Setup of job 101:
==> flow/design.v (excerpt) <==
module pow_5_pipe
(
    input             clock,
    input      [17:0] n,
    output reg [17:0] n_pow_5
);
    reg [17:0] n_1, n_2, n_3;
    reg [17:0] n_pow_2, n_pow_3, n_pow_4;
    always @(posedge clock)
    begin
        n_1 <= n;
        n_2 <= n_1;
        n_3 <= n_2;
        n_pow_2 <= n * n;
        n_pow_3 <= n_pow_2 * n_1;
        n_pow_4 <= n_pow_3 * n_2;
        n_pow_5 <= n_pow_4 * n_3;
    end
endmodule
For scale: roughly 2300 cells after synthesis, about 37 I/O pins.
clock: 11.2 ns
lec_check: 0
cap_margin: 20
core_aspect_ratio: 0.57
core_margin: 2
core_utilization: 40
max_routing_layer: met4
min_routing_layer: met2
setup_slack_margin: 1.39
slew_margin: 20
tns_end_percent: 90
run.sh (not shown) runs the stock make flow with config.mk's settings and CLKGATE_MAP_FILE=.
diff inputs: job 101 => job 102
Settings: MIN_ROUTING_LAYER: met2 -> unset; MAX_ROUTING_LAYER: met4 -> unset; CORE_ASPECT_RATIO: 0.57 -> unset; TNS_END_PERCENT: 90 -> unset; SETUP_SLACK_MARGIN: 1.39 -> unset; the clock period (ns, I/O delays scaled along): 11.2 -> 6.23.
Findings:
In job 102 relative to job 101, total of plain and repair buffers excluding clock buffers had gone up by more than 100%. In job 102, the post-detailed-routing wire length came out 11000 µm below the value in job 101. When job 102 is measured against job 101, its cell count turns out about 0.9% higher.
diff inputs: job 102 => job 103
Settings: setting SETUP_SLACK_MARGIN to -0.64 for the first time; setting CTS_CLUSTER_SIZE to 100 for the first time; setting CTS_CLUSTER_DIAMETER to 395 for the first time; changing the clock period (ns, I/O delays scaled along) from 6.23 to 6.4.
Per the comparison of job 103 with job 102, area of all placed cells without fillers level, initial antenna violation count moved down, sequential share of layout area level, via count moved up.
diff inputs: job 103 => job 104
Settings: CTS_CLUSTER_DIAMETER no longer set, was 395; SETUP_SLACK_MARGIN now 1.39, was -0.64; MAX_ROUTING_LAYER now met4, previously not set; CTS_CLUSTER_SIZE no longer set, was 100.
[summary]
Detailed placement HPWL was higher in the run labelled job 103.
Job 103 → job 104: fraction of synthesis flops using an asynchronous set or reset pin shows no meaningful change; via total after detailed routing shows an increase of about 1.6%.
Relative to job 104, the following input files were edited for job 105:
Settings: MAX_ROUTING_LAYER removed (was met4); SETUP_SLACK_MARGIN changed from 1.39 to 0.51; SLEW_MARGIN changed from 20 to 25; GPL_TIMING_DRIVEN newly set to 0; PLACE_DENSITY_LB_ADDON newly set to 0.09.
Findings:
- Of job 104 and job 105, the lower critical path arrival belongs to job 104.
- CTS buffer count: job 104 vs job 105, no meaningful difference
- For job 104, the last element of the critical path was n_pow_2[16], unlike job 105, where it was n_pow_2[17].

========
v6:
Starting RTL as in the previous note.
make LEC_CHECK=0 ABC_AREA=0 CAP_MARGIN=40 CORE_MARGIN=2 CORE_UTILIZATION=38 PLACE_DENSITY=0.68 SETUP_SLACK_MARGIN=0.19 SLEW_MARGIN=20 finish   # period 4.34 ns
v6 -> stages 100% | layout checks FAIL | setup timing
--- input diff v6..v7 ---
--- a/flow/config.mk
+++ b/flow/config.mk
@@ -9,3 +9,4 @@
-export CAP_MARGIN = 40
-export CORE_MARGIN = 2
-export CORE_UTILIZATION = 38
+export CAP_MARGIN = 30
+export CORE_MARGIN = 3
+export CORE_UTILIZATION = 58
+export GPL_TIMING_DRIVEN = 0
@@ -13,2 +14,2 @@
-export SETUP_SLACK_MARGIN = 0.19
-export SLEW_MARGIN = 20
+export SETUP_SLACK_MARGIN = 1.22
+export SLEW_MARGIN = 0
### Flow results
- v6 → v7: wire length of the first global-routing pass went up about 4%.
- Number of vias after detailed routing delta for v7 relative to v6: 388 lower
- The highest achievable clock rate of v7 was superior to that of v6.
- Taking v6 as the reference, in v7 final worst hold slack decreased by 6.7 ps relative to the old numbers; number of instances in the placed design decreased by about 15% relative to the old numbers; growth of design area from synthesis to finish decreased by 5.0 points relative to the old numbers; total wire length increased by about 5.7% relative to the old numbers.
- Across both runs, post-route minimum period was lower for v7 than for v6.
- Final checks on v7, whose flow otherwise completed, came back failing, citing setup timing.
- Per the comparison of v7 with v6, global-route usage climbed 11 points, CTS buffer count barely changed.

========
The RTL this note starts from:
==> flow/design.v <==
module pow_5_pipe
(
    input             clock,
    input      [17:0] n,
    output reg [17:0] n_pow_5
);
    reg [17:0] n_1, n_2, n_3;
    reg [17:0] n_pow_2, n_pow_3, n_pow_4;
    always @(posedge clock)
    begin
        n_1 <= n;
        n_2 <= n_1;
        n_3 <= n_2;
        n_pow_2 <= n * n;
        n_pow_3 <= n_pow_2 * n_1;
        n_pow_4 <= n_pow_3 * n_2;
        n_pow_5 <= n_pow_4 * n_3;
    end
endmodule
==> flow/config.mk <==
export PLATFORM = sky130hd
export DESIGN_NAME = pow_5_pipe
export DESIGN_NICKNAME = pow_5_pipe
export VERILOG_FILES = /design/flow/design.v
export SDC_FILE = /design/flow/constraint.sdc
export NUM_CORES = 4
export LEC_CHECK = 0
export CAP_MARGIN = 0
export CORE_MARGIN = 2
export CORE_UTILIZATION = 72
export CTS_CLUSTER_DIAMETER = 210
export PLACE_DENSITY_LB_ADDON = 0.02
export SETUP_SLACK_MARGIN = -0.36
export SLEW_MARGIN = 20
==> flow/constraint.sdc <==
create_clock -name core_clock -period 4.95 [get_ports {clock}]
set_input_delay 0.9900 -clock core_clock [delete_from_list [all_inputs] [get_ports {clock}]]
set_output_delay 0.9900 -clock core_clock [all_outputs]
set_load 0.01 [all_outputs]
The starting point finished with setup timing left.
Then changed:
- CAP_MARGIN: 0 -> 20
- CTS_CLUSTER_DIAMETER: 210 -> not set
- PLACE_DENSITY_LB_ADDON: 0.02 -> 0.26
- SETUP_SLACK_MARGIN: -0.36 -> 0.79
- clock period: 4.95 -> 6.4 ns (I/O delays scaled with it)
After rerunning:
- This time the run completed without violations
- count of clock-buffer cells in the layout decreases by 1
- cell count came out lower by a little under a tenth
- synthesized area does not change
- global-route usage stays flat
- utilization shrinks by 6.0 points
- design area shrinks by a few percent
- via count is lower by a few percent
- routed wire length fell slightly
Then changed:
- CORE_MARGIN: 2 -> 9
- CORE_UTILIZATION: 72 -> 40
- CTS_CLUSTER_DIAMETER: not set -> 264
- CTS_CLUSTER_SIZE: not set -> 100
- PLACE_DENSITY_LB_ADDON: 0.26 -> not set
- SETUP_SLACK_MARGIN: 0.79 -> not set
After rerunning: The new run went through all stages and came out clean; global-route usage shrinks by 19 points; non-clock buffer count grows by 4; first-iteration DRC count shrinks by 41%.
Then changed:
- CORE_MARGIN: 9 -> 2
- CORE_UTILIZATION: 40 -> 9
- CTS_CLUSTER_DIAMETER: 264 -> not set
- CTS_CLUSTER_SIZE: 100 -> not set
- clock period: 6.4 -> 9.96 ns (I/O delays scaled with it)
After rerunning: The changed run produced a clean layout. Final area increases by roughly a tenth. Die area went up to 3.9 times its value. Synthesized area does not change. Setup slack is better by 2600 ps. Utilization is lower by 33 points. Synthesized cell count stays the same. Via count fell slightly.
Then changed:
- CORE_UTILIZATION: 9 -> 64
- MAX_ROUTING_LAYER: not set -> met4
- clock period: 9.96 -> 4.38 ns (I/O delays scaled with it)
=> With this change the flow ran to the end with violations: setup timing. Cell area grows by 4.1%. Flip-flop count is unchanged. Clock-buffer cell count shrinks by 1. Via count grows by 15%. Wire length grows by 21%. Die size shrinks by 86%. Hold slack gets worse by 40 ps. Core utilization grows by 72 points.
Then changed:
- CORE_UTILIZATION: 64 -> 72
- CTS_CLUSTER_SIZE: not set -> 50
- PLACE_DENSITY: not set -> 0.65
After rerunning: The new run never finished: it broke off in 5_1_grt. Synthesized area stays the same. Die size shrinks by about 11%. Synthesized cell count is unchanged.
